[design/flow/run.sh]
#!/bin/bash
# the make line also repeats each setting of config.mk as NAME=value (left out here)
make -C /OpenROAD-flow-scripts/flow DESIGN_CONFIG=/design/flow/config.mk WORK_HOME=/design/flow/orfs CLKGATE_MAP_FILE= finish
[design/flow/config.mk]
export PLATFORM = sky130hd
export DESIGN_NAME = SimpleCPU
export DESIGN_NICKNAME = SimpleCPU
export VERILOG_FILES = /design/flow/design.v
export SDC_FILE = /design/flow/constraint.sdc
export NUM_CORES = 4
export LEC_CHECK = 0
export CAP_MARGIN = 0
export CELL_PAD_IN_SITES_GLOBAL_PLACEMENT = 2
export CORE_ASPECT_RATIO = 0.83
export CORE_MARGIN = 4
export CORE_UTILIZATION = 24
export CTS_CLUSTER_SIZE = 77
export GPL_ROUTABILITY_DRIVEN = 1
export GPL_TIMING_DRIVEN = 1
export MAX_ROUTING_LAYER = met4
export PLACE_DENSITY_LB_ADDON = 0.12
export SETUP_SLACK_MARGIN = -0.01
export SLEW_MARGIN = 30
export TNS_END_PERCENT = 20
[design/flow/constraint.sdc]
create_clock -name core_clock -period 8.92 [get_ports {clk}]
set_input_delay 1.7840 -clock core_clock [delete_from_list [all_inputs] [get_ports {clk}]]
set_output_delay 1.7840 -clock core_clock [all_outputs]
set_load 0.01 [all_outputs]
[design/flow/design.v]
`timescale 1ns / 1ps
module SimpleCPU(clk, rst, data_fromRAM, wrEn, addr_toRAM, data_toRAM, pCounter);
parameter SIZE = 10;
input clk, rst;
input wire [31:0] data_fromRAM;
output reg wrEn;
output reg [SIZE-1:0] addr_toRAM;
output reg [31:0] data_toRAM;
output reg [SIZE-1:0] pCounter;
reg [ 3:0] opcode, opcodeNext;
reg [13:0] operand1, operand2, operand1Next, operand2Next;
reg [SIZE-1:0]   pCounterNext;
reg [31:0] num1, num2, num1Next, num2Next;
reg [ 3:0] state, stateNext;
always @(posedge clk)begin
	state    <= stateNext;
	pCounter <= pCounterNext;
	opcode   <= opcodeNext;
	operand1 <= operand1Next;
	operand2 <= operand2Next;
	num1     <= num1Next;
	num2     <= num2Next;
end
always @*begin
	stateNext    = state;
	pCounterNext = pCounter;
	opcodeNext   = opcode;
	operand1Next = operand1;
	operand2Next = operand2;
	num1Next     = num1;
	num2Next     = num2;
	addr_toRAM   = 0;
	wrEn         = 0;
	data_toRAM   = 0;
if(rst)
	begin
	stateNext    = 0;
	pCounterNext = 0;
	opcodeNext   = 0;
	operand1Next = 0;
	operand2Next = 0;
	num1Next     = 0;
	num2Next     = 0;
	addr_toRAM   = 0;
	wrEn         = 0;
	data_toRAM   = 0;
	end
else 
	case(state)                       
		0: begin											 
			pCounterNext = pCounter;
			opcodeNext   = opcode;
			operand1Next = 0;
			operand2Next = 0;
			addr_toRAM   = pCounter;
			num2Next     = 0;
			wrEn         = 0;
			data_toRAM   = 0;
			stateNext    = 1;
		end 
		1:begin                    
			pCounterNext = pCounter;
			opcodeNext   = {data_fromRAM[28], data_fromRAM[31:29]};
			operand1Next = data_fromRAM[27:14];
			operand2Next = data_fromRAM[13:0];
			addr_toRAM   = operand1Next;
			num1Next     = data_fromRAM;
			wrEn         = 0;
			data_toRAM   = 0;
			if( {data_fromRAM[28], data_fromRAM[31:29]} == 4'b0101 ) 	begin
				stateNext = 5;
				addr_toRAM = data_fromRAM[13:0];
				num1Next = operand1;
			end
			else if( {data_fromRAM[28], data_fromRAM[31:29]} == 4'b1101 ) 	begin
				stateNext = 6;
				addr_toRAM = data_fromRAM[27:14];
				num1Next = operand1;
			end
			else if(data_fromRAM[28] == 0 )  
				stateNext = 2;  
			else 
				stateNext = 3;
		end
		2: begin          
			pCounterNext = pCounter;
			opcodeNext   = opcode;
			operand1Next = operand1;
			operand2Next = operand2;
			addr_toRAM   = operand2;
			num1Next     = data_fromRAM;
			wrEn         = 0;
			data_toRAM   = operand2;
			stateNext = 3;
		end
		3: begin            
			pCounterNext = pCounter + 1;
			opcodeNext = opcode;
			operand1Next = operand1;
			operand2Next = operand2;
			addr_toRAM = operand1;
			num1Next = num1;
			wrEn = 1;
			stateNext = 0;
			case(opcode)                       
				4'b0000: data_toRAM = num1Next + data_fromRAM;  
				4'b1000: data_toRAM = data_fromRAM + operand2;  
				4'b0001: data_toRAM = ~(num1Next & data_fromRAM);  
				4'b1001: data_toRAM = ~(data_fromRAM & operand2);  
				4'b0010: begin 
					if(data_fromRAM < 32)
						data_toRAM = num1 >> data_fromRAM; 
					else
						data_toRAM = num1 << (data_fromRAM - 32); 
				end
				4'b1010: begin 
					if(operand2 < 32)
						data_toRAM = data_fromRAM >> operand2; 
					else
						data_toRAM = data_fromRAM << (operand2 - 32); 
				end
				4'b0011: data_toRAM = num1Next < data_fromRAM;  
				4'b1011: data_toRAM = data_fromRAM < operand2;  
				4'b0100: data_toRAM = data_fromRAM;  
				4'b1100: data_toRAM = operand2;  
				4'b0101: begin 
					data_toRAM = data_fromRAM;
					addr_toRAM = operand1;
					wrEn = 1;
				end
				4'b1101: begin  
					num2Next = data_fromRAM;
					addr_toRAM = num2;
					data_toRAM = data_fromRAM;
					wrEn = 1;
				end
				4'b0110: begin  
					if(data_fromRAM == 0)
						pCounterNext = num1;
					else
						pCounterNext = pCounter + 1;
					wrEn = 0;
				end
				4'b1110: begin
					pCounterNext = data_fromRAM + operand2;  
					wrEn = 0;
				end
				4'b0111: data_toRAM = num1Next * data_fromRAM;  
				4'b1111: data_toRAM = data_fromRAM * operand2;  
			endcase 
		end
		4:begin                    
			pCounterNext = pCounter + 1;
			opcodeNext   = 4'b0100;
			operand1Next = operand1;
			operand2Next = operand2;
			data_toRAM	 = num2;
			wrEn         = 1; 
			stateNext 	 = 0; 
			if(opcode == 4'b0101)
				addr_toRAM   = operand1;
			else if (opcode == 4'b1101)
				addr_toRAM   = num1 ;
		end
		5: begin      
			pCounterNext = pCounter;
			opcodeNext   = opcode;
			operand1Next = operand1;
			operand2Next = operand2;
			addr_toRAM   = data_fromRAM;
			num1Next     = data_fromRAM;
			wrEn         = 0;
			data_toRAM   = operand2;
			stateNext = 3;
		end
		6: begin      
			pCounterNext = pCounter;
			opcodeNext   = opcode;
			operand1Next = operand1;
			operand2Next = operand2;
			addr_toRAM   = data_fromRAM;
			num1Next     = data_fromRAM;
			num2Next     = data_fromRAM;
			wrEn         = 0;
			data_toRAM   = operand2;
			stateNext = 2;
		end
		default: begin
			stateNext    = 0;
			pCounterNext = 0;
			opcodeNext   = 0;
			operand1Next = 0;
			operand2Next = 0;
			num1Next     = 0;
			num2Next     = 0;
			addr_toRAM   = 0;
			wrEn         = 0;
			data_toRAM   = 0;
		end
	endcase
end
endmodule
==> results of run 1 <==
metal layers:
metal	GRT usage (%)	vias to the layer above	routed length (um)
met3	3.95	335	18600
met1	45.5	22969	133000
met2	48.5	1775	126000
li1	-	19031	-
met5	-	-	0
met4	11.6	0	13700
final cells by class:
| class | count | area, um^2 | share of cell area, % |
|---|---|---|---|
| clock inverter | 5 | 67.6 | 0.125 |
| tap | 2240 | 2800 | 5.17 |
| inverter | 760 | 2890 | 5.34 |
| sequential | 90 | 1820 | 3.35 |
| timing repair buffer | 1152 | 10000 | 18.5 |
| multi-input combinational | 4107 | 36300 | 67.0 |
| clock buffer | 11 | 254 | 0.469 |
| antenna | 8 | 20.0 | 0.0369 |
per-stage QoR:
stage,utilization [%],instance area (um^2),setup WS (ps)
after floorplan,-,41700,-1520
after global placement,30.6,52400,-2700
after detailed placement,30.7,52400,-2770
after CTS,31.4,53700,-1890
after global routing,31.7,54200,-1940
final,31.7,54200,-1760
timing repair:
action                     4_1_cts  5_1_grt
setup endpoints to repair       28       29
buffers inserted                23        9
resized                        259      102
pin swaps                       71       58
==> run_results.csv, run 1 <==
group,metric,value,unit
worst_setup_path,crit_type,"in -> out",
placed_design,place_inst,8319,
detailed_routing,viasPerCell,5.27,
status,status,"complete, but fails checks",
power,clock_power_share,10.7,%
worst_setup_path,crit_buf_inv,12,
placed_design,post-dp-hpwl,245000,um
detailed_routing,wl,291000,um
global_route,grt_max_degree,55,
synth,edf_count,0,
synth,ys_sh_adder,41.3,%
sta,setup_slack,-1760,ps
sta,hold-worst-slack,454,ps
synth,ys_sh_mux,4.86,%
floorplan,core_util_floorplan,24.2,%
floorplan,die_x,464,um
worst_setup_path,crit_start,"data_fromRAM[6]",
sta,final_max_slew_viol_count,0,
worst_setup_path,cp.depth,28,
synth,synthXorXnorAreaFrac,3.74,%
synth,async_flop_share,0,%
power,irDropWorstVdd,0.0702,mV
synth,post_synth_main_logic_family,"adder cells",
worst_setup_path,slowest_delay,530,ps
detailed_routing,wire_per_inst,34.8,um
sta,worst_pin_slew,1180,ps
synth,compound_area_share,15.9,%
clocking,clk_latency,390,ps
run,tool_warnings,75,
sta,finalSetupViolCount,26,
min_path,worst_hold_path.endpoint,"operand1[10]",
cells_and_area,fill_cells,18617,
worst_setup_path,cp_top_family,"adder cells",
worst_setup_path,cp_max_fo,13,
sta,timing.final.crit_share,120,%
sta,finalClockSkew,17.2,ps
synth,ys_cells,5341,
global_route,antenna_found_initial,39,
floorplan,row_count,138,
worst_setup_path,reg2reg_setup_slack,4590,ps
detailed_routing,initialDrtViolationCount,4643,
floorplan,dieArea,179000,um^2
sta,fin_tns_setup,-34010,ps
synth,synth.top_cells.by_area,"fa_1, ha_1, inv_1",
global_route,grt_pass1_vias,44472,
synth,numSynthFlops,90,
clocking,cts_buffers,9,
synth,avgSynthCellArea,7.75,um^2
sta,rsz0062_at_grt,"yes",
clocking,htreeDepth,3,
worst_setup_path,reg2reg_to,"pCounter[8]",
synth,synth.distinct_cells,89,
global_route,track_usage,32.6,%
power,power-top-group,"combinational logic",
power,power.total,4.35,mW
global_route,grt-ovfl-total,0,
worst_setup_path,reg2reg_depth,16,
detailed_routing,drt_first_pass_iters,8,
clocking,hold_buffers,0,
min_path,hold_path.class,"reg -> reg",
power,p_clk,465,uW
power,powerComb,3.45,mW
min_path,hold_depth,2,
detailed_routing,vias,44110,
power,power.switching,2.37,mW
synth,synth_cells,5341,
synth,ys_seq_share,4.35,%
clocking,cts_tree,"built",
clocking,cts.sink_count,90,
clocking,clk_pin_slew,80,ps
synth,synth_top_cell_by_area,"fa_1",
sta,fmax,93.6,MHz
synth,ys_sh_simple,19.3,%
power,pwr-share-comb,79.4,%
min_path,hold_path.startpoint,"operand1[10]",
worst_setup_path,rr_startpoint,"operand2[4]",
synth,common_cells,"inv_1, fa_1, nand2_1, nor2_1, clkbuf_1",
global_route,grt_pass1_wl,393000,um
floorplan,coreArea,171000,um^2
detailed_routing,ant_nets,0,
synth,syn_area,41400,um^2
power,netSwitchingFraction,54.4,%
synth,yosysWarnings,1,
worst_setup_path,cp-endpoint,"data_toRAM[14]",
sta,hold_viol_final,0,
status,violatedChecks,"setup timing",
synth,yosys_most_used_dff,"dfxtp_1",
power,p_seq,433,uW
clocking,clk_path_buf_depth,2,
synth,top_area_share,33.0,%
synth,top_cell,"inv_1",
placed_design,gp_congestion,0.998,
run,maxCapViolations,0,
synth,fp_nets,6334,
power,power_density,80.2,nW/um^2
power,p_leak,24.4,nW
detailed_routing,drc,0,
sta,relSlewSlack,20.7,%
placed_design,port_buffers,86,
worst_setup_path,arrival,8900,ps
cells_and_area,layout.nets,7113,
worst_setup_path,cp.required,7140,ps
worst_setup_path,end_kind,"output port",
sta,period_needed,10680,ps
cells_and_area,instances_no_fill,8373,
power,internal-power,1.98,mW
clocking,cts_root_buf,"clkbuf_16",
floorplan,ios,87,
cells_and_area,syn2layout_area_growth,30.9,%
synth,ys_area,41400,um^2
worst_setup_path,crit_path_top_delay_cell,"fa_1",
worst_setup_path,worstSetupStartpointType,"primary input",
worst_setup_path,cpMostUsedCell,"buf_4",
power,seqPwrFrac,10.0,%
floorplan,die_h,386,um
==> inputs of run 2 (changes only) <==
ABC_AREA = 1   (was default)
CELL_PAD_IN_SITES_GLOBAL_PLACEMENT = default   (was 2)
CORE_ASPECT_RATIO = 0.92   (was 0.83)
CORE_MARGIN = 2   (was 4)
CORE_UTILIZATION = 72   (was 24)
CTS_CLUSTER_DIAMETER = 357   (was default)
CTS_CLUSTER_SIZE = 21   (was 77)
GPL_ROUTABILITY_DRIVEN = default   (was 1)
GPL_TIMING_DRIVEN = default   (was 1)
MAX_ROUTING_LAYER = default   (was met4)
PLACE_DENSITY = 0.4   (was default)
PLACE_DENSITY_LB_ADDON = default   (was 0.12)
SETUP_SLACK_MARGIN = 0.52   (was -0.01)
SLEW_MARGIN = 20   (was 30)
TNS_END_PERCENT = 60   (was 20)
clock period = 3.6 ns   (was 8.92 ns; I/O delays follow)
==> run_results.csv, run 2 <==
group,metric,value,unit
floorplan,die_h,239,um
clocking,hold_buffers,0,
synth,synth.distinct_cells,65,
synth,common_cells,"nand2_1, inv_1, fa_1, nand3_1, o21ai_0",
synth,ys_area,43300,um^2
synth,synth_top_cell_by_area,"fa_1",
status,tool.error,"[ERROR GRT-0116] Global routing finished with congestion. Check the congestion regions in the DRC Viewer.",
synth,synth.top_cells.by_area,"fa_1, nand2_1, inv_1",
clocking,htreeDepth,3,
floorplan,coreArea,59700,um^2
placed_design,gp_congestion,1.40,
synth,ys_sh_mux,0.139,%
floorplan,dieArea,62100,um^2
synth,top_cell,"nand2_1",
placed_design,post-dp-hpwl,175000,um
synth,synth_cells,6561,
placed_design,port_buffers,86,
synth,edf_count,0,
synth,top_area_share,31.5,%
status,status,"aborted with a tool error",
clocking,clk_path_buf_depth,2,
synth,avgSynthCellArea,6.60,um^2
synth,yosys_most_used_dff,"dfxtp_1",
synth,async_flop_share,0,%
synth,post_synth_main_logic_family,"adder cells",
synth,ys_cells,6561,
floorplan,row_count,86,
clocking,cts_root_buf,"clkbuf_16",
synth,ys_seq_share,4.16,%
synth,ys_sh_adder,39.5,%
synth,fp_nets,7554,
floorplan,ios,87,
floorplan,die_x,260,um
status,lastStage,"global routing",
floorplan,core_util_floorplan,72.5,%
placed_design,place_area,53500,um^2
synth,synthXorXnorAreaFrac,2.53,%
synth,yosysWarnings,1,
global_route,grt-ovfl-total,4679,
placed_design,pre_cts_ws,-5470,ps
synth,compound_area_share,13.0,%
clocking,cts_buffers,9,
clocking,cts.sink_count,90,
global_route,track_usage,102,%
synth,syn_area,43300,um^2
synth,ys_sh_simple,24.4,%
synth,numSynthFlops,90,
[run 2: per-stage QoR]
stage	hold WS, ps	std cells	total power [mW]	TNS, ps
after CTS	467	8361	13.3	-117090
after detailed placement	453	8270	11.0	-157770
after global placement	450	8270	10.4	-149610
after floorplan	442	6561	6.35	-94620
[run 2: layer usage]
metal / track usage (%) / overflow
met1: 93.1 / 317
met2: 123 / 2968
met3: 86.6 / 264
met4: 112 / 1098
met5: 74.7 / 32
[run 2: what timing repair did]
action | CTS
resized | 895
buffers inserted | 67
hold endpoints to repair | 0
pin swaps | 276
setup endpoints to repair | 82
cloned | 8
==> inputs of run 3 (changes only) <==
ABC_AREA = default   (was 1)
CAP_MARGIN = 5   (was 0)
CELL_PAD_IN_SITES_GLOBAL_PLACEMENT = 2   (was default)
CORE_ASPECT_RATIO = 0.83   (was 0.92)
CORE_MARGIN = 4   (was 2)
CORE_UTILIZATION = 28   (was 72)
CTS_CLUSTER_DIAMETER = default   (was 357)
CTS_CLUSTER_SIZE = 77   (was 21)
GPL_ROUTABILITY_DRIVEN = 1   (was default)
GPL_TIMING_DRIVEN = 0   (was default)
PLACE_DENSITY = default   (was 0.4)
PLACE_DENSITY_LB_ADDON = 0.12   (was default)
SETUP_SLACK_MARGIN = 0.36   (was 0.52)
SLEW_MARGIN = 30   (was 20)
TNS_END_PERCENT = 30   (was 60)
clock period = 8.92 ns   (was 3.6 ns; I/O delays follow)
==> run_results.csv, run 3 <==
group,metric,value,unit
power,p_clk,403,uW
cells_and_area,flop_area,1800,um^2
status,status,"complete, but fails checks",
power,netSwitchingFraction,58.1,%
synth,ys_sh_mux,4.86,%
power,power_density,86.5,nW/um^2
sta,fmax,86.1,MHz
synth,ys_sh_adder,41.3,%
synth,ys_cells,5341,
min_path,hold_path.class,"reg -> reg",
synth,ys_area,41400,um^2
synth,ys_sh_simple,19.3,%
worst_setup_path,rr_startpoint,"operand2[1]",
min_path,hold_path.startpoint,"num2[1]",
worst_setup_path,end_kind,"output port",
floorplan,die_x,430,um
synth,edf_count,0,
floorplan,core_util_floorplan,28.2,%
worst_setup_path,reg2reg_depth,17,
sta,setup_slack,-2700,ps
worst_setup_path,worstSetupStartpointType,"primary input",
sta,finalClockSkew,15.9,ps
sta,rsz0062_at_grt,"yes",
synth,common_cells,"inv_1, fa_1, nand2_1, nor2_1, clkbuf_1",
synth,synth_cells,5341,
floorplan,row_count,128,
status,violatedChecks,"setup timing",
synth,async_flop_share,0,%
placed_design,place_area,46000,um^2
synth,syn_area,41400,um^2
worst_setup_path,slowest_delay,570,ps
detailed_routing,vias,45245,
sta,period_needed,11620,ps
worst_setup_path,crit_type,"in -> out",
clocking,cts_root_buf,"clkbuf_16",
synth,synthXorXnorAreaFrac,3.74,%
worst_setup_path,cpMostUsedCell,"fa_1",
min_path,worst_hold_path.endpoint,"num2[1]",
detailed_routing,ant_nets,0,
sta,hold_viol_final,0,
sta,worst_pin_slew,1230,ps
worst_setup_path,cp-endpoint,"data_toRAM[26]",
synth,synth.top_cells.by_area,"fa_1, ha_1, inv_1",
clocking,cts_buffers,9,
synth,post_synth_main_logic_family,"adder cells",
placed_design,port_buffers,85,
detailed_routing,viasPerCell,5.97,
run,tool_warnings,75,
floorplan,coreArea,147000,um^2
synth,compound_area_share,15.9,%
power,powerComb,3.56,mW
cells_and_area,fill_cells,15678,
synth,top_area_share,33.0,%
synth,top_cell,"inv_1",
power,irDropWorstVdd,0.0936,mV
sta,final_max_slew_viol_count,0,
power,p_leak,21.7,nW
cells_and_area,stdcell_area,51100,um^2
power,p_seq,456,uW
synth,yosys_most_used_dff,"dfxtp_1",
global_route,grt_max_degree,18,
global_route,antenna_found_initial,39,
power,internal-power,1.85,mW
sta,hold-worst-slack,454,ps
global_route,grt_pass1_vias,43363,
power,clock_power_share,9.1,%
floorplan,dieArea,154000,um^2
worst_setup_path,cp.required,7140,ps
synth,fp_nets,6334,
global_route,grt-ovfl-total,0,
synth,avgSynthCellArea,7.75,um^2
clocking,htreeDepth,3,
clocking,clk_path_buf_depth,2,
clocking,cts.sink_count,90,
detailed_routing,drc,0,
clocking,cts_tree,"built",
global_route,track_usage,41.2,%
sta,relSlewSlack,17.9,%
synth,synth.distinct_cells,89,
cells_and_area,syn2layout_area_growth,23.4,%
worst_setup_path,crit_start,"data_fromRAM[2]",
power,power.switching,2.57,mW
worst_setup_path,cp.depth,29,
worst_setup_path,crit_buf_inv,12,
worst_setup_path,crit_path_top_delay_cell,"fa_1",
synth,synth_top_cell_by_area,"fa_1",
global_route,grt_pass1_wl,422000,um
power,power-top-group,"combinational logic",
sta,finalSetupViolCount,30,
placed_design,gp_congestion,1.10,
worst_setup_path,cp_top_family,"adder cells",
worst_setup_path,reg2reg_setup_slack,3010,ps
cells_and_area,layout.nets,6588,
detailed_routing,initialDrtViolationCount,6650,
placed_design,post-dp-hpwl,266000,um
min_path,hold_depth,2,
run,maxCapViolations,0,
floorplan,ios,87,
synth,ys_seq_share,4.35,%
cells_and_area,mi_logic_area,37600,um^2
detailed_routing,wire_per_inst,42.9,um
worst_setup_path,cp_max_fo,7,
floorplan,die_h,358,um
synth,yosysWarnings,1,
detailed_routing,drt_first_pass_iters,12,
synth,numSynthFlops,90,
cells_and_area,final_util,34.8,%
detailed_routing,wl,325000,um
worst_setup_path,arrival,9840,ps
clocking,clk_latency,360,ps
power,seqPwrFrac,10.3,%
power,power.total,4.42,mW
clocking,clk_pin_slew,70,ps
worst_setup_path,reg2reg_to,"pCounter[7]",
power,pwr-share-comb,80.6,%
sta,timing.final.crit_share,130,%
[run 3: stage by stage]
| step | cells | setup WS (ps) | TNS [ps] |
|---|---|---|---|
| final | 7578 | -2700 | -58030 |
| after detailed placement | 7414 | -6560 | -162630 |
| after CTS | 7523 | -2680 | -60470 |
| after global placement | 7376 | -8450 | -181260 |
| after global routing | 7552 | -2690 | -59840 |
| after floorplan | 5341 | -1520 | -22870 |
[run 3: layout make-up]
class	count	area share, %
Multi-Input combinational cell	4107	73.6
Buffer	384	6.61
Inverter	760	5.82
Timing Repair Buffer	243	4.97
Tap cell	1950	4.77
Sequential cell	90	3.53
Clock buffer	10	0.468
Antenna cell	28	0.137
Clock inverter	6	0.105
[run 3: routing by layer]
| layer | share of wire (%) | wire [um] | track usage [%] |
|---|---|---|---|
| met5 | 0.063 | 204 | 0.495 |
| met4 | 6.4 | 20800 | 20.9 |
| met2 | 39 | 127000 | 56.9 |
| met1 | 43 | 138000 | 56.3 |
| met3 | 12 | 38600 | 14.4 |
[run 3: what timing repair did]
| item | in CTS | in global routing |
|---|---|---|
| hold endpoints to repair | 0 | 0 |
| pin swaps | 124 | 106 |
| gates resized | 849 | 159 |
| cloned | 2 | 0 |
| hold buffers | 0 | 0 |
| setup endpoints to repair | 32 | 32 |
| setup buffers | 91 | 24 |
==> inputs of run 4 (changes only) <==
CELL_PAD_IN_SITES_GLOBAL_PLACEMENT = default   (was 2)
CORE_ASPECT_RATIO = default   (was 0.83)
CORE_MARGIN = 2   (was 4)
CORE_UTILIZATION = 66   (was 28)
CTS_CLUSTER_SIZE = default   (was 77)
GPL_TIMING_DRIVEN = default   (was 0)
PLACE_DENSITY_LB_ADDON = default   (was 0.12)
TNS_END_PERCENT = 100   (was 30)
clock period = 10.8 ns   (was 8.92 ns; I/O delays follow)
==> run_results.csv, run 4 <==
group,metric,value,unit
synth,ys_sh_adder,41.3,%
synth,ys_seq_share,4.35,%
clocking,cts.sink_count,90,
placed_design,port_buffers,86,
global_route,track_usage,79.0,%
synth,top_cell,"inv_1",
floorplan,die_h,254,um
placed_design,post-dp-hpwl,169000,um
status,lastStage,"global routing",
synth,synth.distinct_cells,89,
status,status,"aborted with a tool error",
placed_design,pre_cts_ws,-1620,ps
synth,synthXorXnorAreaFrac,3.74,%
synth,top_area_share,33.0,%
floorplan,dieArea,64800,um^2
synth,yosys_most_used_dff,"dfxtp_1",
synth,yosysWarnings,1,
placed_design,gp_congestion,1.23,
synth,common_cells,"inv_1, fa_1, nand2_1, nor2_1, clkbuf_1",
synth,async_flop_share,0,%
synth,synth_top_cell_by_area,"fa_1",
clocking,cts_buffers,9,
synth,synth.top_cells.by_area,"fa_1, ha_1, inv_1",
synth,edf_count,0,
floorplan,ios,87,
floorplan,core_util_floorplan,67.0,%
clocking,cts_root_buf,"clkbuf_16",
synth,ys_cells,5341,
synth,compound_area_share,15.9,%
floorplan,coreArea,61800,um^2
global_route,grt-ovfl-total,6,
synth,ys_area,41400,um^2
synth,fp_nets,6334,
floorplan,row_count,91,
clocking,htreeDepth,3,
synth,syn_area,41400,um^2
synth,synth_cells,5341,
synth,ys_sh_mux,4.86,%
clocking,clk_path_buf_depth,2,
synth,post_synth_main_logic_family,"adder cells",
clocking,hold_buffers,0,
synth,ys_sh_simple,19.3,%
synth,numSynthFlops,90,
floorplan,die_x,254,um
status,tool.error,"[ERROR GRT-0116] Global routing finished with congestion. Check the congestion regions in the DRC Viewer.",
synth,avgSynthCellArea,7.75,um^2
-- run 4: metrics by stage --
stage | area, um^2 | cells | utilization [%] | setup TNS [ps]
after CTS | 48300 | 6509 | 78.2 | -5840
after global placement | 46800 | 6463 | 75.7 | -16400
after floorplan | 41900 | 5341 | - | -1720
after detailed placement | 46800 | 6463 | 75.7 | -20300
-- run 4: per-layer routing --
metal  global-route usage [%]  GRT overflow
met4                     74.1             4
met5                     46.6             0
met3                     66.6             0
met1                     81.1             0
met2                     91.6             2
-- run 4: timing repair --
action | 4_1_cts
gates cloned | 1
gates resized | 319
setup endpoints to repair | 23
pin swaps | 126
setup buffers | 29
==> inputs of run 5 (changes only) <==
CAP_MARGIN = 20   (was 5)
CORE_UTILIZATION = 72   (was 66)
CTS_CLUSTER_DIAMETER = 270   (was default)
CTS_CLUSTER_SIZE = 95   (was default)
GPL_ROUTABILITY_DRIVEN = default   (was 1)
PLACE_DENSITY = 0.4   (was default)
SETUP_SLACK_MARGIN = default   (was 0.36)
SLEW_MARGIN = 20   (was 30)
TNS_END_PERCENT = 5   (was 100)
clock period = 12.3 ns   (was 10.8 ns; I/O delays follow)
==> run_results.csv, run 5 <==
group,metric,value,unit
synth,ys_seq_share,4.35,%
placed_design,place_inst,6256,
floorplan,ios,87,
floorplan,row_count,87,
synth,edf_count,0,
synth,ys_sh_mux,4.86,%
synth,common_cells,"inv_1, fa_1, nand2_1, nor2_1, clkbuf_1",
global_route,grt-ovfl-total,8,
synth,ys_area,41400,um^2
synth,fp_nets,6334,
synth,yosys_most_used_dff,"dfxtp_1",
clocking,cts_root_buf,"clkbuf_16",
synth,ys_sh_simple,19.3,%
clocking,cts_buffers,9,
placed_design,port_buffers,86,
synth,synth.distinct_cells,89,
floorplan,die_x,244,um
clocking,htreeDepth,3,
floorplan,die_h,244,um
synth,syn_area,41400,um^2
synth,async_flop_share,0,%
synth,synth_top_cell_by_area,"fa_1",
clocking,cts.sink_count,90,
status,tool.error,"[ERROR GRT-0232] Routing congestion too high. Check the congestion heatmap in the GUI.",
synth,synth_cells,5341,
floorplan,dieArea,59400,um^2
synth,ys_sh_adder,41.3,%
placed_design,place_area,45500,um^2
global_route,track_usage,77.6,%
clocking,clk_path_buf_depth,2,
synth,top_cell,"inv_1",
synth,numSynthFlops,90,
synth,avgSynthCellArea,7.75,um^2
synth,synthXorXnorAreaFrac,3.74,%
synth,ys_cells,5341,
status,status,"aborted with a tool error",
placed_design,gp_congestion,1.29,
synth,top_area_share,33.0,%
synth,synth.top_cells.by_area,"fa_1, ha_1, inv_1",
placed_design,post-dp-hpwl,159000,um
floorplan,coreArea,56600,um^2
synth,post_synth_main_logic_family,"adder cells",
synth,yosysWarnings,1,
floorplan,core_util_floorplan,73.1,%
clocking,hold_buffers,0,
synth,compound_area_share,15.9,%
status,lastStage,"global routing",
run 5: metal layers:
metal	global-route usage [%]	overflow
met5	41.8	0
met3	63.6	0
met4	73.9	3
met2	93.6	5
met1	77.7	0
run 5: repair_timing:
action,CTS
buffers inserted,1
pin swaps,13
resized,46
setup endpoints to repair,14
run 5: per-stage QoR:
step	setup slack (ps)	hold WS, ps	setup TNS [ps]	util (%)
global placement	-452	435	-2320	80.4
floorplan	19.3	429	0	-
CTS	-154	452	-428	81.3
detailed placement	-610	444	-4680	80.4
==> inputs of run 6 (changes only) <==
CORE_UTILIZATION = 70   (was 72)
CTS_CLUSTER_DIAMETER = default   (was 270)
CTS_CLUSTER_SIZE = 21   (was 95)
PLACE_DENSITY = default   (was 0.4)
TNS_END_PERCENT = default   (was 5)
clock period = 4.42 ns   (was 12.3 ns; I/O delays follow)
==> run_results.csv, run 6 <==
group,metric,value,unit
global_route,track_usage,90.9,%
synth,ys_cells,5341,
clocking,hold_buffers,0,
clocking,cts_root_buf,"clkbuf_16",
floorplan,ios,87,
synth,top_cell,"inv_1",
synth,synth_top_cell_by_area,"fa_1",
floorplan,die_h,247,um
synth,synth_cells,5341,
synth,edf_count,0,
synth,ys_sh_mux,4.86,%
floorplan,core_util_floorplan,70.4,%
synth,yosys_most_used_dff,"dfxtp_1",
clocking,clk_path_buf_depth,2,
placed_design,place_area,51900,um^2
synth,ys_sh_adder,41.3,%
synth,async_flop_share,0,%
synth,numSynthFlops,90,
clocking,cts_buffers,9,
synth,synthXorXnorAreaFrac,3.74,%
placed_design,place_inst,7014,
status,tool.error,"[ERROR GRT-0116] Global routing finished with congestion. Check the congestion regions in the DRC Viewer.",
synth,syn_area,41400,um^2
synth,ys_seq_share,4.35,%
synth,ys_sh_simple,19.3,%
status,lastStage,"global routing",
synth,avgSynthCellArea,7.75,um^2
synth,ys_area,41400,um^2
floorplan,die_x,247,um
synth,common_cells,"inv_1, fa_1, nand2_1, nor2_1, clkbuf_1",
placed_design,port_buffers,86,
placed_design,post-dp-hpwl,169000,um
clocking,cts.sink_count,90,
synth,yosysWarnings,1,
synth,top_area_share,33.0,%
global_route,grt-ovfl-total,1404,
floorplan,dieArea,61100,um^2
floorplan,coreArea,58800,um^2
synth,post_synth_main_logic_family,"adder cells",
synth,synth.top_cells.by_area,"fa_1, ha_1, inv_1",
synth,synth.distinct_cells,89,
synth,fp_nets,6334,
synth,compound_area_share,15.9,%
clocking,htreeDepth,3,
status,status,"aborted with a tool error",
floorplan,row_count,89,
placed_design,gp_congestion,1.39,
[run 6: stage by stage]
step	power (mW)	setup WS, ps
after CTS	8.03	-4350
after detailed placement	6.69	-5250
after global placement	6.46	-5030
after floorplan	4.01	-4220
[run 6: routing by layer]
| metal | track usage, % | GRT overflow |
|---|---|---|
| met2 | 105 | 915 |
| met3 | 81.0 | 46 |
| met4 | 92.2 | 355 |
| met5 | 64.6 | 8 |
| met1 | 87.5 | 80 |
[run 6: what timing repair did]
action / 4_1_cts
setup buffers: 67
cloned: 3
pin swaps: 225
endpoints found under the setup margin: 52
resized: 567
==> inputs of run 7 (changes only) <==
CAP_MARGIN = 5   (was 20)
CORE_UTILIZATION = 66   (was 70)
CTS_CLUSTER_DIAMETER = 340   (was default)
CTS_CLUSTER_SIZE = 41   (was 21)
GPL_ROUTABILITY_DRIVEN = 1   (was default)
SETUP_SLACK_MARGIN = -0.72   (was default)
SLEW_MARGIN = 30   (was 20)
TNS_END_PERCENT = 30   (was default)
clock period = 10.7 ns   (was 4.42 ns; I/O delays follow)
==> run_results.csv, run 7 <==
group,metric,value,unit
status,status,"aborted with a tool error",
status,lastStage,"global routing",
status,tool.error,"[ERROR GRT-0232] Routing congestion too high. Check the congestion heatmap in the GUI.",
synth,ys_sh_adder,41.3,%
synth,syn_area,41400,um^2
synth,yosys_most_used_dff,"dfxtp_1",
clocking,cts.sink_count,90,
synth,ys_seq_share,4.35,%
placed_design,gp_congestion,1.25,
synth,compound_area_share,15.9,%
floorplan,dieArea,64800,um^2
placed_design,port_buffers,86,
synth,yosysWarnings,1,
synth,fp_nets,6334,
synth,common_cells,"inv_1, fa_1, nand2_1, nor2_1, clkbuf_1",
placed_design,place_inst,6507,
clocking,clk_path_buf_depth,2,
floorplan,ios,87,
floorplan,die_x,254,um
synth,post_synth_main_logic_family,"adder cells",
synth,top_area_share,33.0,%
synth,top_cell,"inv_1",
placed_design,post-dp-hpwl,170000,um
floorplan,row_count,91,
clocking,htreeDepth,3,
synth,synth.distinct_cells,89,
synth,avgSynthCellArea,7.75,um^2
synth,synthXorXnorAreaFrac,3.74,%
clocking,hold_buffers,0,
placed_design,pre_cts_ws,-1540,ps
global_route,track_usage,80.1,%
global_route,grt-ovfl-total,28,
synth,async_flop_share,0,%
synth,ys_area,41400,um^2
floorplan,die_h,254,um
synth,edf_count,0,
synth,ys_cells,5341,
synth,synth_top_cell_by_area,"fa_1",
synth,ys_sh_mux,4.86,%
synth,numSynthFlops,90,
synth,synth.top_cells.by_area,"fa_1, ha_1, inv_1",
floorplan,coreArea,61800,um^2
floorplan,core_util_floorplan,67.0,%
synth,synth_cells,5341,
synth,ys_sh_simple,19.3,%
clocking,cts_root_buf,"clkbuf_16",
clocking,cts_buffers,9,
run 7: metal layers:
metal	GRT usage [%]	overflow
met5	50.7	0
met2	92.4	8
met3	67.9	1
met4	74.2	19
met1	82.5	0
run 7: timing repair:
item,in CTS
gates resized,113
buffers inserted,10
pin swaps,24
setup endpoints to repair,18
run 7: per-stage QoR:
stage	area (um^2)	TNS [ps]
after global placement	47000	-19020
after floorplan	41500	-7060
after detailed placement	47000	-22300
after CTS	47600	-12620
==> inputs of run 8 (changes only) <==
CAP_MARGIN = 20   (was 5)
CTS_CLUSTER_DIAMETER = default   (was 340)
CTS_CLUSTER_SIZE = default   (was 41)
GPL_ROUTABILITY_DRIVEN = default   (was 1)
SETUP_SLACK_MARGIN = -0.76   (was -0.72)
SLEW_MARGIN = 20   (was 30)
TNS_END_PERCENT = default   (was 30)
clock period = 11.1 ns   (was 10.7 ns; I/O delays follow)
==> run_results.csv, run 8 <==
group,metric,value,unit
placed_design,pre_cts_ws,-1350,ps
floorplan,die_h,254,um
synth,avgSynthCellArea,7.75,um^2
synth,numSynthFlops,90,
synth,synth_top_cell_by_area,"fa_1",
synth,ys_sh_simple,19.3,%
synth,ys_area,41400,um^2
synth,top_area_share,33.0,%
synth,synth_cells,5341,
synth,yosysWarnings,1,
synth,syn_area,41400,um^2
synth,async_flop_share,0,%
clocking,htreeDepth,3,
synth,ys_sh_mux,4.86,%
global_route,grt-ovfl-total,24,
synth,fp_nets,6334,
clocking,cts.sink_count,90,
floorplan,coreArea,61800,um^2
synth,synth.distinct_cells,89,
synth,ys_sh_adder,41.3,%
synth,edf_count,0,
synth,yosys_most_used_dff,"dfxtp_1",
floorplan,die_x,254,um
synth,common_cells,"inv_1, fa_1, nand2_1, nor2_1, clkbuf_1",
synth,compound_area_share,15.9,%
status,status,"aborted with a tool error",
floorplan,dieArea,64800,um^2
clocking,clk_path_buf_depth,2,
floorplan,row_count,91,
synth,synth.top_cells.by_area,"fa_1, ha_1, inv_1",
floorplan,ios,87,
synth,ys_cells,5341,
synth,synthXorXnorAreaFrac,3.74,%
placed_design,place_inst,6481,
synth,post_synth_main_logic_family,"adder cells",
global_route,track_usage,79.8,%
synth,top_cell,"inv_1",
clocking,hold_buffers,0,
clocking,cts_buffers,9,
placed_design,gp_congestion,1.26,
floorplan,core_util_floorplan,67.0,%
placed_design,post-dp-hpwl,170000,um
synth,ys_seq_share,4.35,%
clocking,cts_root_buf,"clkbuf_16",
status,tool.error,"[ERROR GRT-0232] Routing congestion too high. Check the congestion heatmap in the GUI.",
status,lastStage,"global routing",
placed_design,port_buffers,86,
placed_design,place_area,46700,um^2
[run 8: what timing repair did]
| item | 4_1_cts |
|---|---|
| buffers inserted | 4 |
| setup endpoints to repair | 14 |
| gates resized | 58 |
| gates cloned | 0 |
| pin swaps | 15 |
[run 8: per-layer routing]
layer  GRT usage (%)  GRT overflow
met1            81.1             0
met2            92.1            10
met3            69.1             2
met4            74.4            12
met5            48.6             0
==> inputs of run 9 (changes only) <==
CORE_UTILIZATION = 60   (was 66)
SETUP_SLACK_MARGIN = default   (was -0.76)
clock period = 5.84 ns   (was 11.1 ns; I/O delays follow)
==> run_results.csv, run 9 <==
group,metric,value,unit
synth,top_area_share,33.0,%
synth,syn_area,41400,um^2
synth,ys_sh_adder,41.3,%
synth,ys_sh_mux,4.86,%
synth,edf_count,0,
synth,fp_nets,6334,
floorplan,row_count,96,
synth,synth_top_cell_by_area,"fa_1",
floorplan,die_x,267,um
placed_design,place_inst,7112,
clocking,cts_root_buf,"clkbuf_16",
synth,top_cell,"inv_1",
synth,ys_cells,5341,
synth,ys_area,41400,um^2
clocking,cts.sink_count,90,
synth,ys_sh_simple,19.3,%
synth,synth_cells,5341,
synth,synthXorXnorAreaFrac,3.74,%
status,tool.error,"[ERROR GRT-0232] Routing congestion too high. Check the congestion heatmap in the GUI.",
global_route,track_usage,89.2,%
clocking,htreeDepth,3,
floorplan,coreArea,68500,um^2
floorplan,core_util_floorplan,60.5,%
synth,yosys_most_used_dff,"dfxtp_1",
status,status,"aborted with a tool error",
placed_design,place_area,51700,um^2
clocking,clk_path_buf_depth,2,
clocking,cts_buffers,9,
placed_design,pre_cts_ws,-4750,ps
synth,numSynthFlops,90,
synth,compound_area_share,15.9,%
placed_design,gp_congestion,1.19,
placed_design,post-dp-hpwl,184000,um
floorplan,die_h,267,um
synth,synth.top_cells.by_area,"fa_1, ha_1, inv_1",
floorplan,dieArea,71100,um^2
synth,common_cells,"inv_1, fa_1, nand2_1, nor2_1, clkbuf_1",
synth,post_synth_main_logic_family,"adder cells",
synth,yosysWarnings,1,
clocking,hold_buffers,0,
status,lastStage,"global routing",
global_route,grt-ovfl-total,595,
synth,synth.distinct_cells,89,
synth,async_flop_share,0,%
floorplan,ios,87,
placed_design,port_buffers,86,
synth,ys_seq_share,4.35,%
synth,avgSynthCellArea,7.75,um^2
run 9: per-layer routing:
layer	overflow	global-route usage, %
met5	5	63.5
met3	32	81.4
met4	199	88.8
met2	313	98.6
met1	46	88.5
run 9: per-stage QoR:
stage / util, % / power, mW / TNS (ps)
floorplan: - / 3.03 / -66990
global placement: 75.6 / 5.06 / -100580
detailed placement: 75.6 / 5.23 / -105640
CTS: 78.8 / 6.16 / -82430
run 9: what timing repair did:
item                       in CTS
setup buffers                  67
setup endpoints to repair      32
pin swaps                     153
gates cloned                    2
gates resized                 464
==> inputs of run 10 (changes only) <==
ABC_AREA = 1   (was default)
CAP_MARGIN = 35   (was 20)
CORE_UTILIZATION = 40   (was 60)
CTS_CLUSTER_DIAMETER = 59   (was default)
GPL_TIMING_DRIVEN = 0   (was default)
MAX_ROUTING_LAYER = met4   (was default)
SETUP_SLACK_MARGIN = 0.4   (was default)
TNS_END_PERCENT = 10   (was default)
clock period = 9.19 ns   (was 5.84 ns; I/O delays follow)
==> run_results.csv, run 10 <==
group,metric,value,unit
power,seqPwrFrac,8.7,%
global_route,grt_pass1_wl,374000,um
clocking,cts.sink_count,90,
placed_design,place_inst,8100,
synth,ys_seq_share,4.16,%
clocking,clk_latency,410,ps
detailed_routing,drc,0,
synth,common_cells,"nand2_1, inv_1, fa_1, nand3_1, o21ai_0",
global_route,grt_max_degree,20,
worst_setup_path,arrival,9160,ps
status,violatedChecks,"setup timing",
synth,synth_cells,6561,
sta,setup_slack,-1810,ps
detailed_routing,ant_nets,0,
clocking,cts_buffers,9,
floorplan,ios,87,
synth,numSynthFlops,90,
synth,ys_area,43300,um^2
sta,timing.final.crit_share,120,%
floorplan,coreArea,107000,um^2
clocking,clk_pin_slew,80,ps
min_path,hold_path.startpoint,"num2[2]",
floorplan,dieArea,111000,um^2
synth,avgSynthCellArea,6.60,um^2
power,power.switching,3.04,mW
synth,fp_nets,7554,
detailed_routing,vias,49501,
sta,final_max_slew_viol_count,0,
worst_setup_path,cp_max_fo,11,
cells_and_area,instances_no_fill,8274,
power,p_seq,444,uW
detailed_routing,wire_per_inst,32.9,um
detailed_routing,viasPerCell,5.98,
worst_setup_path,end_kind,"output port",
min_path,worst_hold_path.endpoint,"num2[2]",
cells_and_area,stdcell_area,51100,um^2
power,power_density,100,nW/um^2
cells_and_area,fill_cells,11385,
cells_and_area,layout.nets,7830,
sta,period_needed,11000,ps
min_path,hold_path.class,"reg -> reg",
power,power-top-group,"combinational logic",
floorplan,row_count,120,
worst_setup_path,crit_buf_inv,8,
detailed_routing,drt_first_pass_iters,7,
synth,yosysWarnings,1,
power,internal-power,2.07,mW
placed_design,place_area,46800,um^2
synth,synth.top_cells.by_area,"fa_1, nand2_1, inv_1",
sta,rsz0062_at_grt,"yes",
synth,ys_cells,6561,
synth,post_synth_main_logic_family,"adder cells",
min_path,hold_depth,2,
sta,relSlewSlack,26.9,%
power,p_leak,26.6,nW
clocking,htreeDepth,3,
sta,hold_viol_final,0,
floorplan,core_util_floorplan,40.4,%
worst_setup_path,reg2reg_depth,14,
power,powerComb,4.25,mW
synth,yosys_most_used_dff,"dfxtp_1",
clocking,cts_root_buf,"clkbuf_16",
worst_setup_path,rr_startpoint,"operand2[4]",
clocking,hold_buffers,0,
power,power.total,5.12,mW
power,clock_power_share,8.3,%
synth,ys_sh_adder,39.5,%
sta,worst_pin_slew,1090,ps
worst_setup_path,reg2reg_to,"pCounter[9]",
detailed_routing,wl,272000,um
worst_setup_path,crit_start,"num1[6]",
worst_setup_path,cpMostUsedCell,"fa_1",
global_route,grt_pass1_vias,47926,
worst_setup_path,reg2reg_setup_slack,3840,ps
synth,async_flop_share,0,%
worst_setup_path,cp.depth,29,
global_route,antenna_found_initial,19,
worst_setup_path,slowest_delay,750,ps
placed_design,gp_congestion,1.15,
sta,fmax,90.9,MHz
power,irDropWorstVdd,0.101,mV
synth,syn_area,43300,um^2
floorplan,die_h,333,um
power,p_clk,425,uW
synth,edf_count,0,
worst_setup_path,cp_top_family,"adder cells",
sta,finalClockSkew,16.5,ps
worst_setup_path,worstSetupStartpointType,"flop",
synth,synthXorXnorAreaFrac,2.53,%
floorplan,die_x,333,um
worst_setup_path,cp-endpoint,"data_toRAM[28]",
cells_and_area,syn2layout_area_growth,18.0,%
synth,ys_sh_mux,0.139,%
run,maxCapViolations,0,
global_route,track_usage,49.9,%
placed_design,port_buffers,85,
worst_setup_path,crit_type,"reg -> out",
placed_design,post-dp-hpwl,220000,um
synth,compound_area_share,13.0,%
detailed_routing,initialDrtViolationCount,7456,
synth,top_area_share,31.5,%
synth,synth_top_cell_by_area,"fa_1",
power,netSwitchingFraction,59.5,%
worst_setup_path,crit_path_top_delay_cell,"clkbuf_1",
status,status,"complete, but fails checks",
synth,top_cell,"nand2_1",
synth,synth.distinct_cells,65,
run,tool_warnings,75,
global_route,grt-ovfl-total,0,
clocking,clk_path_buf_depth,2,
sta,finalSetupViolCount,27,
sta,hold-worst-slack,465,ps
clocking,cts_tree,"built",
worst_setup_path,cp.required,7350,ps
power,pwr-share-comb,83.0,%
synth,ys_sh_simple,24.4,%
cells_and_area,final_util,47.7,%
[run 10: routing by layer]
metal / routed length [um] / vias to the layer above / track usage [%]
met5: 0 / - / -
met4: 26700 / 0 / 36.7
met3: 32300 / 987 / 14.2
met2: 112000 / 3576 / 70.9
met1: 102000 / 24234 / 60.2
li1: - / 20704 / -
[run 10: final cells by class]
type | count | area, um^2 | area share [%]
Multi-Input combinational cell | 4650 | 36100 | 70.7
Inverter | 1431 | 5390 | 10.6
Buffer | 390 | 3090 | 6.06
Timing Repair Buffer | 265 | 2560 | 5.00
Sequential cell | 90 | 1800 | 3.53
Tap cell | 1403 | 1760 | 3.44
Clock buffer | 9 | 225 | 0.441
Clock inverter | 7 | 83.8 | 0.164
Antenna cell | 29 | 72.6 | 0.142
[run 10: metrics by stage]
step                worst slack [ps]  TNS [ps]
floorplan                       -616     -7870
global placement               -5310   -128170
detailed placement             -4300   -102950
CTS                            -1620    -35310
global route                   -1890    -40490
finish                         -1810    -37530
[run 10: timing repair]
| item | in CTS | in global routing |
|---|---|---|
| gates resized | 877 | 94 |
| pin swaps | 201 | 75 |
| gates cloned | 0 | 0 |
| setup endpoints to repair | 32 | 32 |
| setup buffers | 107 | 19 |
==> inputs of run 11 (changes only) <==
ABC_AREA = default   (was 1)
CAP_MARGIN = 20   (was 35)
CELL_PAD_IN_SITES_GLOBAL_PLACEMENT = 3   (was default)
CORE_ASPECT_RATIO = 0.5   (was default)
CORE_MARGIN = 10   (was 2)
CTS_CLUSTER_DIAMETER = 232   (was 59)
CTS_CLUSTER_SIZE = 95   (was default)
GPL_TIMING_DRIVEN = default   (was 0)
MAX_ROUTING_LAYER = default   (was met4)
PLACE_DENSITY_LB_ADDON = 0.03   (was default)
SETUP_SLACK_MARGIN = default   (was 0.4)
clock period = 14.0 ns   (was 9.19 ns; I/O delays follow)
==> run_results.csv, run 11 <==
group,metric,value,unit
power,p_clk,269,uW
power,irDropWorstVdd,0.0483,mV
sta,timing.final.crit_share,98.9,%
synth,post_synth_main_logic_family,"adder cells",
detailed_routing,ant_nets,0,
floorplan,coreArea,103000,um^2
sta,fmax,72.2,MHz
worst_setup_path,arrival,11050,ps
detailed_routing,wire_per_inst,36.7,um
power,clock_power_share,11.6,%
detailed_routing,vias,43361,
worst_setup_path,cp.required,11200,ps
placed_design,post-dp-hpwl,195000,um
global_route,met2_usage,54.8,%
sta,finalClockSkew,16.6,ps
synth,async_flop_share,0,%
min_path,hold_path.startpoint,"num2[7]",
cells_and_area,syn2layout_area_growth,9.34,%
synth,synth_top_cell_by_area,"fa_1",
global_route,grt_pass1_vias,42297,
synth,top_area_share,33.0,%
min_path,hold_depth,2,
worst_setup_path,crit_path_top_delay_cell,"fa_1",
clocking,cts_root_buf,"clkbuf_16",
sta,period_needed,13850,ps
detailed_routing,initialDrtViolationCount,6437,
placed_design,port_buffers,86,
power,seqPwrFrac,12.1,%
floorplan,row_count,83,
worst_setup_path,end_kind,"output port",
power,internal-power,959,uW
global_route,grt-ovfl-total,0,
cells_and_area,layout.nets,6340,
min_path,worst_hold_path.endpoint,"num2[7]",
synth,avgSynthCellArea,7.75,um^2
global_route,antenna_found_initial,28,
power,netSwitchingFraction,58.5,%
sta,finalSetupViolCount,0,
synth,synth_cells,5341,
sta,hold-worst-slack,464,ps
global_route,grt_pass1_wl,339000,um
power,power.switching,1.35,mW
detailed_routing,wl,247000,um
power,power.total,2.31,mW
clocking,cts_setup_buffers,0,
floorplan,dieArea,118000,um^2
power,p_seq,280,uW
clocking,cts_buffers,9,
synth,yosysWarnings,1,
synth,fp_nets,6334,
synth,edf_count,0,
clocking,clk_pin_slew,80,ps
worst_setup_path,rr_startpoint,"operand2[5]",
worst_setup_path,crit_type,"in -> out",
synth,ys_sh_adder,41.3,%
global_route,busiest_layer,"met1",
worst_setup_path,crit_buf_inv,8,
clocking,cts.sink_count,90,
synth,synth.top_cells.by_area,"fa_1, ha_1, inv_1",
floorplan,core_util_floorplan,40.4,%
worst_setup_path,worstSetupStartpointType,"primary input",
worst_setup_path,cpMostUsedCell,"fa_1",
synth,top_cell,"inv_1",
status,status,"timing/DRC/antenna clean",
detailed_routing,drc,0,
clocking,clk_latency,400,ps
min_path,hold_path.class,"reg -> reg",
synth,ys_seq_share,4.35,%
global_route,use_met3,18.9,%
sta,final_max_slew_viol_count,0,
global_route,track_usage,41.0,%
power,power-top-group,"combinational logic",
worst_setup_path,cp-endpoint,"data_toRAM[30]",
synth,synthXorXnorAreaFrac,3.74,%
floorplan,die_h,248,um
floorplan,die_x,475,um
power,pwr-share-comb,76.3,%
run,maxCapViolations,0,
synth,numSynthFlops,90,
clocking,clk_path_buf_depth,2,
synth,ys_sh_mux,4.86,%
sta,hold_viol_final,0,
run,tool_warnings,72,
clocking,htreeDepth,3,
power,p_leak,20.1,nW
synth,common_cells,"inv_1, fa_1, nand2_1, nor2_1, clkbuf_1",
power,power_density,51.1,nW/um^2
clocking,cts_tree,"built",
worst_setup_path,reg2reg_to,"pCounter[8]",
synth,syn_area,41400,um^2
detailed_routing,drt_first_pass_iters,8,
synth,ys_sh_simple,19.3,%
global_route,grt_max_degree,63,
synth,compound_area_share,15.9,%
synth,ys_area,41400,um^2
worst_setup_path,cp_top_family,"adder cells",
sta,worst_pin_slew,1240,ps
worst_setup_path,cp_max_fo,8,
placed_design,place_area,44800,um^2
sta,relSlewSlack,16.6,%
placed_design,gp_congestion,1.13,
clocking,hold_buffers,0,
detailed_routing,viasPerCell,6.44,
floorplan,ios,87,
power,powerComb,1.76,mW
global_route,met1_usage,55.5,%
worst_setup_path,cp.depth,25,
synth,yosys_most_used_dff,"dfxtp_1",
worst_setup_path,crit_start,"data_fromRAM[10]",
worst_setup_path,reg2reg_setup_slack,9600,ps
cells_and_area,stdcell_area,45300,um^2
worst_setup_path,slowest_delay,580,ps
synth,ys_cells,5341,
synth,synth.distinct_cells,89,
worst_setup_path,reg2reg_depth,10,
[run 11: cell type report]
type | instances | area [um^2]
diodes | 20 | 50.0
inverters | 760 | 2860
clock buffers | 10 | 239
fillers | 10575 | 57300
flip-flops and latches | 90 | 1820
repair buffers | 379 | 3150
multi-input cells | 4107 | 35400
clock inverters | 6 | 55.1
well taps | 1360 | 1700
[run 11: per-layer routing]
layer | vias to the layer above | part of all wire [%]
met3 | 616 | 15
met1 | 22047 | 41
met2 | 3206 | 38
li1 | 17478 | -
met4 | 14 | 5.6
met5 | - | 0.16
[run 11: stage by stage]
step | setup TNS [ps] | util (%) | setup slack (ps) | instances
2_1_floorplan | 0 | - | 672 | 5341
3_3_place_gp | -74.2 | 43.7 | -42.1 | 6696
3_5_place_dp | -173 | 43.7 | -106 | 6696
4_1_cts | 0 | 44.0 | 31.6 | 6712
5_1_grt | -0.653 | 44.1 | -0.653 | 6713
6_report | 0 | 44.1 | 152 | 6732
[run 11: timing repair]
action | 4_1_cts | 5_1_grt
endpoints found under the hold margin | 0 | 0
gates resized | 3 | 20
endpoints found under the setup margin | 4 | 11
pin swaps | 0 | 0
==> inputs of run 12 (changes only) <==
ABC_AREA = 1   (was default)
CELL_PAD_IN_SITES_GLOBAL_PLACEMENT = default   (was 3)
CORE_ASPECT_RATIO = default   (was 0.5)
CORE_MARGIN = 7   (was 10)
CTS_CLUSTER_SIZE = 50   (was 95)
TNS_END_PERCENT = 100   (was 10)
==> run_results.csv, run 12 <==
group,metric,value,unit
worst_setup_path,slowest_delay,630,ps
clocking,hold_buffers,0,
detailed_routing,drt_first_pass_iters,7,
synth,synth.distinct_cells,65,
power,pwr-share-comb,78.4,%
power,netSwitchingFraction,60.4,%
worst_setup_path,end_kind,"output port",
global_route,grt_pass1_wl,322000,um
worst_setup_path,cp-endpoint,"data_toRAM[31]",
clocking,clk_latency,410,ps
synth,async_flop_share,0,%
status,status,"timing/DRC/antenna clean",
run,tool_warnings,72,
sta,finalClockSkew,30.4,ps
synth,yosys_most_used_dff,"dfxtp_1",
synth,post_synth_main_logic_family,"adder cells",
worst_setup_path,rr_startpoint,"operand2[2]",
detailed_routing,initialDrtViolationCount,5917,
min_path,hold_depth,2,
power,power.switching,1.63,mW
worst_setup_path,reg2reg_to,"pCounter[9]",
synth,ys_sh_adder,39.5,%
worst_setup_path,crit_start,"data_fromRAM[6]",
sta,hold_viol_final,0,
synth,synth_cells,6561,
floorplan,row_count,120,
worst_setup_path,crit_buf_inv,7,
worst_setup_path,crit_type,"in -> out",
sta,timing.final.crit_share,97.9,%
power,powerComb,2.12,mW
sta,fmax,73.0,MHz
detailed_routing,ant_nets,0,
min_path,worst_hold_path.endpoint,"num2[7]",
synth,compound_area_share,13.0,%
power,irDropWorstVdd,0.0568,mV
clocking,clk_path_buf_depth,2,
detailed_routing,vias,45350,
synth,ys_area,43300,um^2
worst_setup_path,reg2reg_depth,19,
detailed_routing,drc,0,
global_route,grt-ovfl-total,0,
clocking,htreeDepth,3,
clocking,cts_tree,"built",
worst_setup_path,cp.depth,28,
placed_design,gp_congestion,1.07,
cells_and_area,layout.nets,7463,
floorplan,core_util_floorplan,40.4,%
synth,synth.top_cells.by_area,"fa_1, nand2_1, inv_1",
clocking,cts.sink_count,90,
synth,ys_cells,6561,
synth,numSynthFlops,90,
placed_design,post-dp-hpwl,181000,um
detailed_routing,wire_per_inst,28.6,um
sta,period_needed,13700,ps
min_path,hold_path.class,"reg -> reg",
floorplan,die_h,343,um
clocking,cts_buffers,9,
cells_and_area,flop_area,1810,um^2
detailed_routing,viasPerCell,5.75,
global_route,antenna_found_initial,17,
worst_setup_path,cp.required,11200,ps
synth,ys_sh_mux,0.139,%
global_route,grt_max_degree,48,
synth,synth_top_cell_by_area,"fa_1",
power,p_leak,24.8,nW
sta,relSlewSlack,25.4,%
synth,common_cells,"nand2_1, inv_1, fa_1, nand3_1, o21ai_0",
sta,worst_pin_slew,1100,ps
synth,ys_sh_simple,24.4,%
power,clock_power_share,10.5,%
floorplan,coreArea,107000,um^2
clocking,clk_pin_slew,80,ps
floorplan,die_x,343,um
floorplan,ios,87,
synth,ys_seq_share,4.16,%
power,p_seq,297,uW
worst_setup_path,cpMostUsedCell,"fa_1",
synth,fp_nets,7554,
sta,hold-worst-slack,468,ps
worst_setup_path,reg2reg_setup_slack,9340,ps
cells_and_area,mi_logic_area,34500,um^2
worst_setup_path,crit_path_top_delay_cell,"clkdlybuf4s50_1",
synth,avgSynthCellArea,6.60,um^2
power,seqPwrFrac,11.0,%
global_route,grt_pass1_vias,44437,
sta,finalSetupViolCount,0,
cells_and_area,syn2layout_area_growth,6.61,%
power,internal-power,1.07,mW
run,maxCapViolations,0,
synth,top_area_share,31.5,%
worst_setup_path,cp_max_fo,12,
sta,final_max_slew_viol_count,0,
cells_and_area,fill_cells,11662,
worst_setup_path,arrival,10900,ps
power,power_density,58.5,nW/um^2
placed_design,port_buffers,86,
clocking,cts_root_buf,"clkbuf_16",
synth,synthXorXnorAreaFrac,2.53,%
synth,edf_count,0,
sta,rsz0062_at_grt,"no",
sta,fin_tns_setup,0,ps
worst_setup_path,cp_top_family,"adder cells",
synth,syn_area,43300,um^2
min_path,hold_path.startpoint,"num2[7]",
detailed_routing,wl,225000,um
synth,top_cell,"nand2_1",
synth,yosysWarnings,1,
power,p_clk,285,uW
floorplan,dieArea,118000,um^2
global_route,track_usage,37.5,%
power,power-top-group,"combinational logic",
worst_setup_path,worstSetupStartpointType,"primary input",
-- run 12: repair_timing --
action / 4_1_cts / 5_1_grt
setup buffers: 0 / 0
endpoints found under the setup margin: 0 / 3
gates resized: 0 / 2
-- run 12: per-stage QoR --
step | util [%] | cells | area, um^2 | power [mW] | worst slack (ps)
final | 43.1 | 7887 | 46200 | 2.70 | 296
after global routing | 43.0 | 7878 | 46100 | 2.89 | 37.4
after CTS | 43.0 | 7878 | 46100 | 2.65 | 400
after detailed placement | 42.8 | 7862 | 45800 | 2.34 | 447
after global placement | 42.8 | 7862 | 45800 | 2.36 | 485
after floorplan | - | 6561 | 43300 | 1.56 | 1770
-- run 12: per-layer routing --
layer / track usage [%] / wire [um] / vias to the layer above / share of wire (%)
met4: 18.3 / 13900 / 6 / 6.2
met3: 7.36 / 20800 / 574 / 9.3
met2: 56.7 / 95000 / 2521 / 42
met5: 0 / 46 / - / 0.020
li1: - / - / 19924 / -
met1: 51.3 / 95400 / 22325 / 42
-- run 12: final cells by class --
type / count / share of cell area [%]
diodes: 9 / 0.0488
clock buffers: 9 / 0.488
clock inverters: 7 / 0.176
inverters: 1431 / 11.7
multi-input cells: 4650 / 74.7
flip-flops and latches: 90 / 3.92
well taps: 1403 / 3.80
repair buffers: 288 / 5.17
==> inputs of run 13 (changes only) <==
ABC_AREA = default   (was 1)
CAP_MARGIN = 10   (was 20)
CORE_MARGIN = 2   (was 7)
CORE_UTILIZATION = 72   (was 40)
CTS_CLUSTER_DIAMETER = 105   (was 232)
CTS_CLUSTER_SIZE = 65   (was 50)
MAX_ROUTING_LAYER = met4   (was default)
PLACE_DENSITY_LB_ADDON = 0.01   (was 0.03)
SETUP_SLACK_MARGIN = 1.07   (was default)
TNS_END_PERCENT = default   (was 100)
clock period = 7.64 ns   (was 14.0 ns; I/O delays follow)
==> run_results.csv, run 13 <==
group,metric,value,unit
status,status,"aborted with a tool error",
status,lastStage,"global routing",
status,tool.error,"[ERROR GRT-0116] Global routing finished with congestion. Check the congestion regions in the DRC Viewer.",
synth,top_cell,"inv_1",
floorplan,die_x,244,um
synth,synth_top_cell_by_area,"fa_1",
synth,synth_cells,5341,
clocking,cts.sink_count,90,
clocking,clk_path_buf_depth,2,
synth,avgSynthCellArea,7.75,um^2
synth,synth.top_cells.by_area,"fa_1, ha_1, inv_1",
global_route,track_usage,86.3,%
synth,ys_sh_adder,41.3,%
synth,edf_count,0,
placed_design,port_buffers,86,
clocking,htreeDepth,3,
floorplan,dieArea,59400,um^2
synth,fp_nets,6334,
synth,ys_seq_share,4.35,%
synth,synthXorXnorAreaFrac,3.74,%
synth,async_flop_share,0,%
synth,compound_area_share,15.9,%
synth,synth.distinct_cells,89,
floorplan,core_util_floorplan,73.1,%
synth,ys_area,41400,um^2
synth,syn_area,41400,um^2
clocking,hold_buffers,0,
synth,yosysWarnings,1,
synth,ys_sh_mux,4.86,%
synth,ys_cells,5341,
global_route,grt-ovfl-total,590,
clocking,cts_root_buf,"clkbuf_16",
synth,ys_sh_simple,19.3,%
floorplan,die_h,244,um
synth,numSynthFlops,90,
placed_design,post-dp-hpwl,161000,um
placed_design,gp_congestion,1.45,
clocking,cts_buffers,9,
synth,top_area_share,33.0,%
synth,yosys_most_used_dff,"dfxtp_1",
synth,post_synth_main_logic_family,"adder cells",
floorplan,coreArea,56600,um^2
synth,common_cells,"inv_1, fa_1, nand2_1, nor2_1, clkbuf_1",
floorplan,ios,87,
floorplan,row_count,87,
run 13: routing by layer:
| layer | overflow | GRT usage (%) |
|---|---|---|
| met1 | 39 | 85.8 |
| met3 | 40 | 74.6 |
| met5 | - | - |
| met2 | 328 | 97.6 |
| met4 | 183 | 82.9 |
run 13: through the flow:
stage	total power [mW]	area, um^2	cells	setup TNS (ps)	worst slack (ps)
4_1_cts	4.38	50800	6699	-52220	-2430
2_1_floorplan	2.31	42200	5341	-37610	-2280
3_3_place_gp	3.50	48900	6648	-63540	-2900
3_5_place_dp	3.65	48900	6648	-68360	-3170
run 13: repair_timing:
| action | CTS |
|---|---|
| gates cloned | 1 |
| pin swaps | 181 |
| setup buffers | 34 |
| setup endpoints to repair | 32 |
| resized | 456 |
==> inputs of run 14 (changes only) <==
CAP_MARGIN = 20   (was 10)
CTS_CLUSTER_DIAMETER = 139   (was 105)
CTS_CLUSTER_SIZE = 97   (was 65)
MAX_ROUTING_LAYER = default   (was met4)
PLACE_DENSITY_LB_ADDON = default   (was 0.01)
SETUP_SLACK_MARGIN = 3.51   (was 1.07)
clock period = 15.5 ns   (was 7.64 ns; I/O delays follow)
==> run_results.csv, run 14 <==
group,metric,value,unit
status,status,"aborted with a tool error",
status,lastStage,"global routing",
status,tool.error,"[ERROR GRT-0116] Global routing finished with congestion. Check the congestion regions in the DRC Viewer.",
synth,top_cell,"inv_1",
synth,yosys_most_used_dff,"dfxtp_1",
synth,ys_sh_simple,19.3,%
placed_design,post-dp-hpwl,153000,um
synth,common_cells,"inv_1, fa_1, nand2_1, nor2_1, clkbuf_1",
floorplan,dieArea,59400,um^2
global_route,grt-ovfl-total,319,
synth,yosysWarnings,1,
clocking,cts_root_buf,"clkbuf_16",
clocking,clk_path_buf_depth,2,
synth,ys_sh_mux,4.86,%
floorplan,core_util_floorplan,73.1,%
placed_design,port_buffers,86,
synth,synth.top_cells.by_area,"fa_1, ha_1, inv_1",
synth,synth.distinct_cells,89,
placed_design,place_inst,5965,
floorplan,die_h,244,um
global_route,track_usage,86.8,%
clocking,cts_buffers,9,
floorplan,die_x,244,um
synth,ys_sh_adder,41.3,%
synth,top_area_share,33.0,%
synth,post_synth_main_logic_family,"adder cells",
clocking,hold_buffers,0,
floorplan,ios,87,
synth,ys_area,41400,um^2
synth,synth_cells,5341,
clocking,cts.sink_count,90,
synth,numSynthFlops,90,
synth,edf_count,0,
floorplan,row_count,87,
synth,compound_area_share,15.9,%
synth,fp_nets,6334,
synth,synth_top_cell_by_area,"fa_1",
synth,synthXorXnorAreaFrac,3.74,%
synth,syn_area,41400,um^2
placed_design,pre_cts_ws,862,ps
synth,async_flop_share,0,%
synth,ys_seq_share,4.35,%
synth,ys_cells,5341,
placed_design,gp_congestion,1.27,
floorplan,coreArea,56600,um^2
clocking,htreeDepth,3,
synth,avgSynthCellArea,7.75,um^2
run 14: what timing repair did:
action	CTS
endpoints found under the setup margin	29
gates cloned	12
buffers inserted	85
endpoints found under the hold margin	0
gates resized	484
pin swaps	129
run 14: per-stage QoR:
stage | power [mW] | instance area (um^2)
after CTS | 1.97 | 46100
after detailed placement | 1.61 | 43200
after global placement | 1.55 | 43200
after floorplan | 1.13 | 42000
run 14: metal layers:
layer / track usage (%) / overflow
met1: 87.1 / 18
met4: 84.4 / 131
met3: 77.9 / 21
met5: 56.5 / 3
met2: 97.4 / 146
Power figures rest on the tool's default switching activity, not on a simulated workload.
